Setup of alpha:
==> flow/design.v <==
`timescale 1ns / 1ps
module rrc_filter #(
	parameter WIDTH = 9
)(
	input logic clk,
	input logic rst,
	input logic signed [WIDTH-1:0] filter_in,
	output logic signed [WIDTH-1:0] filter_out
);
	logic signed [WIDTH-1:0] shift_reg_out [0:31];
	logic signed [2*WIDTH-1:0] mul_sum [0:32];
	logic signed [23:0] acc_sum;
	integer i;
	always @(posedge clk or posedge rst) begin
		if(rst) begin
			for(i = 0; i < 32; i=i+1) begin
				shift_reg_out[i] <= 9'b0;
			end
		end
		else begin
			shift_reg_out[0] <= filter_in;
			for(i = 0; i < 31; i=i+1) begin
				shift_reg_out[i+1] <= shift_reg_out[i];
			end
		end
	end
	multiplier_9b #(.WIDTH(9)) MUL0(.mul_in(filter_in), .coefficient(9'd0), .mul_out(mul_sum[0]));
	multiplier_9b #(.WIDTH(9)) MUL1(.mul_in(shift_reg_out[0]), .coefficient(-9'd1), .mul_out(mul_sum[1]));
	multiplier_9b #(.WIDTH(9)) MUL2(.mul_in(shift_reg_out[1]), .coefficient(9'd1),.mul_out(mul_sum[2]));
	multiplier_9b #(.WIDTH(9)) MUL3(.mul_in(shift_reg_out[2]), .coefficient(9'd0),.mul_out(mul_sum[3]));
	multiplier_9b #(.WIDTH(9)) MUL4(.mul_in(shift_reg_out[3]), .coefficient(-9'd1),.mul_out(mul_sum[4]));
	multiplier_9b #(.WIDTH(9)) MUL5(.mul_in(shift_reg_out[4]), .coefficient(9'd2),.mul_out(mul_sum[5]));
	multiplier_9b #(.WIDTH(9)) MUL6(.mul_in(shift_reg_out[5]), .coefficient(9'd0),.mul_out(mul_sum[6]));
	multiplier_9b #(.WIDTH(9)) MUL7(.mul_in(shift_reg_out[6]), .coefficient(-9'd2),.mul_out(mul_sum[7]));
	multiplier_9b #(.WIDTH(9)) MUL8(.mul_in(shift_reg_out[7]), .coefficient(9'd2),.mul_out(mul_sum[8]));
	multiplier_9b #(.WIDTH(9)) MUL9(.mul_in(shift_reg_out[8]), .coefficient(9'd0),.mul_out(mul_sum[9]));
	multiplier_9b #(.WIDTH(9)) MUL10(.mul_in(shift_reg_out[9]), .coefficient(-9'd6),.mul_out(mul_sum[10]));
	multiplier_9b #(.WIDTH(9)) MUL11(.mul_in(shift_reg_out[10]), .coefficient(9'd8),.mul_out(mul_sum[11]));
	multiplier_9b #(.WIDTH(9)) MUL12(.mul_in(shift_reg_out[11]), .coefficient(9'd10),.mul_out(mul_sum[12]));
	multiplier_9b #(.WIDTH(9)) MUL13(.mul_in(shift_reg_out[12]), .coefficient(-9'd28),.mul_out(mul_sum[13]));
	multiplier_9b #(.WIDTH(9)) MUL14(.mul_in(shift_reg_out[13]), .coefficient(-9'd14),.mul_out(mul_sum[14]));
	multiplier_9b #(.WIDTH(9)) MUL15(.mul_in(shift_reg_out[14]), .coefficient(9'd111),.mul_out(mul_sum[15]));
	multiplier_9b #(.WIDTH(9)) MUL16(.mul_in(shift_reg_out[15]), .coefficient(9'd196),.mul_out(mul_sum[16]));
	multiplier_9b #(.WIDTH(9)) MUL17(.mul_in(shift_reg_out[16]), .coefficient(9'd111),.mul_out(mul_sum[17]));
	multiplier_9b #(.WIDTH(9)) MUL18(.mul_in(shift_reg_out[17]), .coefficient(-9'd14),.mul_out(mul_sum[18]));
	multiplier_9b #(.WIDTH(9)) MUL19(.mul_in(shift_reg_out[18]), .coefficient(-9'd28),.mul_out(mul_sum[19]));
	multiplier_9b #(.WIDTH(9)) MUL20(.mul_in(shift_reg_out[19]), .coefficient(9'd10),.mul_out(mul_sum[20]));
	multiplier_9b #(.WIDTH(9)) MUL21(.mul_in(shift_reg_out[20]), .coefficient(9'd8),.mul_out(mul_sum[21]));
	multiplier_9b #(.WIDTH(9)) MUL22(.mul_in(shift_reg_out[21]), .coefficient(-9'd6),.mul_out(mul_sum[22]));
	multiplier_9b #(.WIDTH(9)) MUL23(.mul_in(shift_reg_out[22]), .coefficient(9'd0),.mul_out(mul_sum[23]));
	multiplier_9b #(.WIDTH(9)) MUL24(.mul_in(shift_reg_out[23]), .coefficient(9'd2),.mul_out(mul_sum[24]));
	multiplier_9b #(.WIDTH(9)) MUL25(.mul_in(shift_reg_out[24]), .coefficient(-9'd2),.mul_out(mul_sum[25]));
	multiplier_9b #(.WIDTH(9)) MUL26(.mul_in(shift_reg_out[25]), .coefficient(9'd0),.mul_out(mul_sum[26]));
	multiplier_9b #(.WIDTH(9)) MUL27(.mul_in(shift_reg_out[26]), .coefficient(9'd2),.mul_out(mul_sum[27]));
	multiplier_9b #(.WIDTH(9)) MUL28(.mul_in(shift_reg_out[27]), .coefficient(-9'd1),.mul_out(mul_sum[28]));
	multiplier_9b #(.WIDTH(9)) MUL29(.mul_in(shift_reg_out[28]), .coefficient(9'd0),.mul_out(mul_sum[29]));
	multiplier_9b #(.WIDTH(9)) MUL30(.mul_in(shift_reg_out[29]), .coefficient(9'd1),.mul_out(mul_sum[30]));
	multiplier_9b #(.WIDTH(9)) MUL31(.mul_in(shift_reg_out[30]), .coefficient(-9'd1),.mul_out(mul_sum[31]));
	multiplier_9b #(.WIDTH(9)) MUL32(.mul_in(shift_reg_out[31]), .coefficient(9'd0),.mul_out(mul_sum[32]));
	always_comb begin : accumulate_sum
		acc_sum = mul_sum[0] + mul_sum[1] + mul_sum[2] + mul_sum[3] + mul_sum[4] + 
		mul_sum[5] + mul_sum[6] + mul_sum[7] + mul_sum[8] + mul_sum[9] + 
		mul_sum[10] + mul_sum[11] + mul_sum[12] + mul_sum[13] + mul_sum[14] + 
		mul_sum[15] + mul_sum[16] + mul_sum[17] + mul_sum[18] + mul_sum[19] + 
		mul_sum[20] + mul_sum[21] + mul_sum[22] + mul_sum[23] + mul_sum[24] + 
		mul_sum[25] + mul_sum[26] + mul_sum[27] + mul_sum[28] + mul_sum[29] + 
		mul_sum[30] + mul_sum[31] + mul_sum[32];  
	end
	logic signed [15:0] trunc_frac_sum;
	assign trunc_frac_sum = acc_sum[23:8];
	always_ff @( posedge clk or posedge rst ) begin : blockName
		if(rst) begin
			filter_out <= 0;
		end
		else if(trunc_frac_sum > 255) begin
			filter_out <= 255;
		end
		else if(trunc_frac_sum < -256) begin
			filter_out <= -256;
		end
		else begin
			filter_out <= trunc_frac_sum;
		end
	end
endmodule
module multiplier_9b #(
	parameter WIDTH = 9
)(
	input logic signed [WIDTH-1:0] mul_in,
	input logic signed [WIDTH-1:0] coefficient,
	output logic signed [2*WIDTH-1:0] mul_out
);
	assign mul_out = mul_in * coefficient;
endmodule
Settings: LEC_CHECK=0, CAP_MARGIN=0, CELL_PAD_IN_SITES_GLOBAL_PLACEMENT=1, CORE_MARGIN=7, CORE_UTILIZATION=40, CTS_CLUSTER_DIAMETER=51, GPL_TIMING_DRIVEN=0, MAX_ROUTING_LAYER=met4, MIN_ROUTING_LAYER=met2, PLACE_DENSITY=0.65, SETUP_SLACK_MARGIN=1.0, SLEW_MARGIN=0; clock period 7.0 ns.
run.sh (not shown) runs the stock make flow with config.mk's settings and CLKGATE_MAP_FILE=.
STATUS run=alpha STAGES=ALL_DONE FINAL_CHECKS=FAILED CAUSE=setup timing
> inputs changed (alpha -> beta)
# alpha
export LEC_CHECK = 0
export CAP_MARGIN = 0
export CELL_PAD_IN_SITES_GLOBAL_PLACEMENT = 1
export CORE_MARGIN = 7
export CORE_UTILIZATION = 40
export CTS_CLUSTER_DIAMETER = 51
export GPL_TIMING_DRIVEN = 0
export MAX_ROUTING_LAYER = met4
export MIN_ROUTING_LAYER = met2
export PLACE_DENSITY = 0.65
export SETUP_SLACK_MARGIN = 1.0
export SLEW_MARGIN = 0
create_clock -name core_clock -period 7.0 [get_ports {clk}]
# beta
export LEC_CHECK = 0
export ABC_AREA = 1
export CAP_MARGIN = 0
export CELL_PAD_IN_SITES_GLOBAL_PLACEMENT = 1
export CORE_ASPECT_RATIO = 0.59
export CORE_MARGIN = 2
export CORE_UTILIZATION = 40
export CTS_CLUSTER_DIAMETER = 51
export GPL_TIMING_DRIVEN = 0
export MAX_ROUTING_LAYER = met4
export MIN_ROUTING_LAYER = met2
export PLACE_DENSITY = 0.65
export SETUP_SLACK_MARGIN = 1.0
export SLEW_MARGIN = 0
create_clock -name core_clock -period 7.0 [get_ports {clk}]
Findings:
- Status beta: flow complete, layout not clean - setup timing
- Max register area share after synthesis across beta and alpha: alpha
- Compared with alpha, beta degrades wire length.
- Wire length on met3 grows by more than a quarter when moving from alpha to beta.
- | routed wire length per instance | higher: beta |
- The critical path depth reported for beta is smaller than that of alpha by 2.4%.
Input-level comparison between gamma and beta:
# beta
export LEC_CHECK = 0
export ABC_AREA = 1
export CAP_MARGIN = 0
export CELL_PAD_IN_SITES_GLOBAL_PLACEMENT = 1
export CORE_ASPECT_RATIO = 0.59
export CORE_MARGIN = 2
export CORE_UTILIZATION = 40
export CTS_CLUSTER_DIAMETER = 51
export GPL_TIMING_DRIVEN = 0
export MAX_ROUTING_LAYER = met4
export MIN_ROUTING_LAYER = met2
export PLACE_DENSITY = 0.65
export SETUP_SLACK_MARGIN = 1.0
export SLEW_MARGIN = 0
create_clock -name core_clock -period 7.0 [get_ports {clk}]
# gamma
export LEC_CHECK = 0
export ABC_AREA = 1
export CAP_MARGIN = 20
export CORE_MARGIN = 2
export CORE_UTILIZATION = 72
export PLACE_DENSITY_LB_ADDON = 0.06
export SLEW_MARGIN = 20
create_clock -name core_clock -period 7.31 [get_ports {clk}]
Notes after the runs:
gamma -> stages 100% | layout checks FAIL | setup timing
STATUS run=beta STAGES=ALL_DONE FINAL_CHECKS=FAILED CAUSE=setup timing
Summary: with beta as the reference, overall via count from detail_route in gamma moved down by more than 10%.
The end of the critical path comes out filter_out[2] in one run and filter_out[3] in the other, namely in gamma and beta respectively.
Summary: with beta as the reference, die boundary width in gamma moved down by more than a quarter.
Sum of overflow across all layers after global routing: gamma vs beta identical
Clock buffer and inverter area fraction after layout, gamma and beta, higher one = beta.
gamma vs beta, top achievable clock speed went up by 2.5%.
beta has lower area growth from synthesis to layout than gamma.
Input changes introduced in delta (baseline for comparison: gamma):
# gamma
export LEC_CHECK = 0
export ABC_AREA = 1
export CAP_MARGIN = 20
export CORE_MARGIN = 2
export CORE_UTILIZATION = 72
export PLACE_DENSITY_LB_ADDON = 0.06
export SLEW_MARGIN = 20
create_clock -name core_clock -period 7.31 [get_ports {clk}]
# delta
export LEC_CHECK = 0
export CAP_MARGIN = 20
export CORE_MARGIN = 2
export CORE_UTILIZATION = 40
export SLEW_MARGIN = 20
create_clock -name core_clock -period 11.6 [get_ports {clk}]
Number of inserted diodes delta for delta relative to gamma: 1 higher
As of delta, area occupied by multi-input gates had fallen by a few percent compared to gamma.
When delta is set beside gamma, its cell depth of the worst setup path turns out to be 7.9% smaller.
The run showing the greater data arrival time of the critical path is delta.
Where slack of the worst reg-to-reg path is concerned, gamma is outperformed by delta.
delta completed every stage of the flow, and the final layout passed the timing, design-rule and antenna checks.
Number of tap instances delta for delta relative to gamma: 385 higher
Input-level comparison between epsilon and delta:
# delta
export LEC_CHECK = 0
export CAP_MARGIN = 20
export CORE_MARGIN = 2
export CORE_UTILIZATION = 40
export SLEW_MARGIN = 20
create_clock -name core_clock -period 11.6 [get_ports {clk}]
# epsilon
export LEC_CHECK = 0
export CAP_MARGIN = 20
export CORE_MARGIN = 2
export CORE_UTILIZATION = 40
export SLEW_MARGIN = 20
create_clock -name core_clock -period 10.2 [get_ports {clk}]
--- outcome ---
epsilon vs. delta: detailed route wirelength on metal2 went up by 2.4%. Against delta, epsilon comes in 1 higher on critical path depth. In epsilon the arrival time of the worst setup path turned out 0.93 ns lower than in delta. When the final numbers for epsilon and delta were put side by side, the filler-free cell count of the finished design turned out to be greater in epsilon. Compared with delta, epsilon degrades area of all placed cells without fillers. epsilon vs. delta: count of nets after finishing +about 1.8%, worst-path maximum fanout saw little to no change, tally of filler cells in the layout moved down, total detailed-routing wirelength +1200 um, via count of the first global-routing pass moved up.
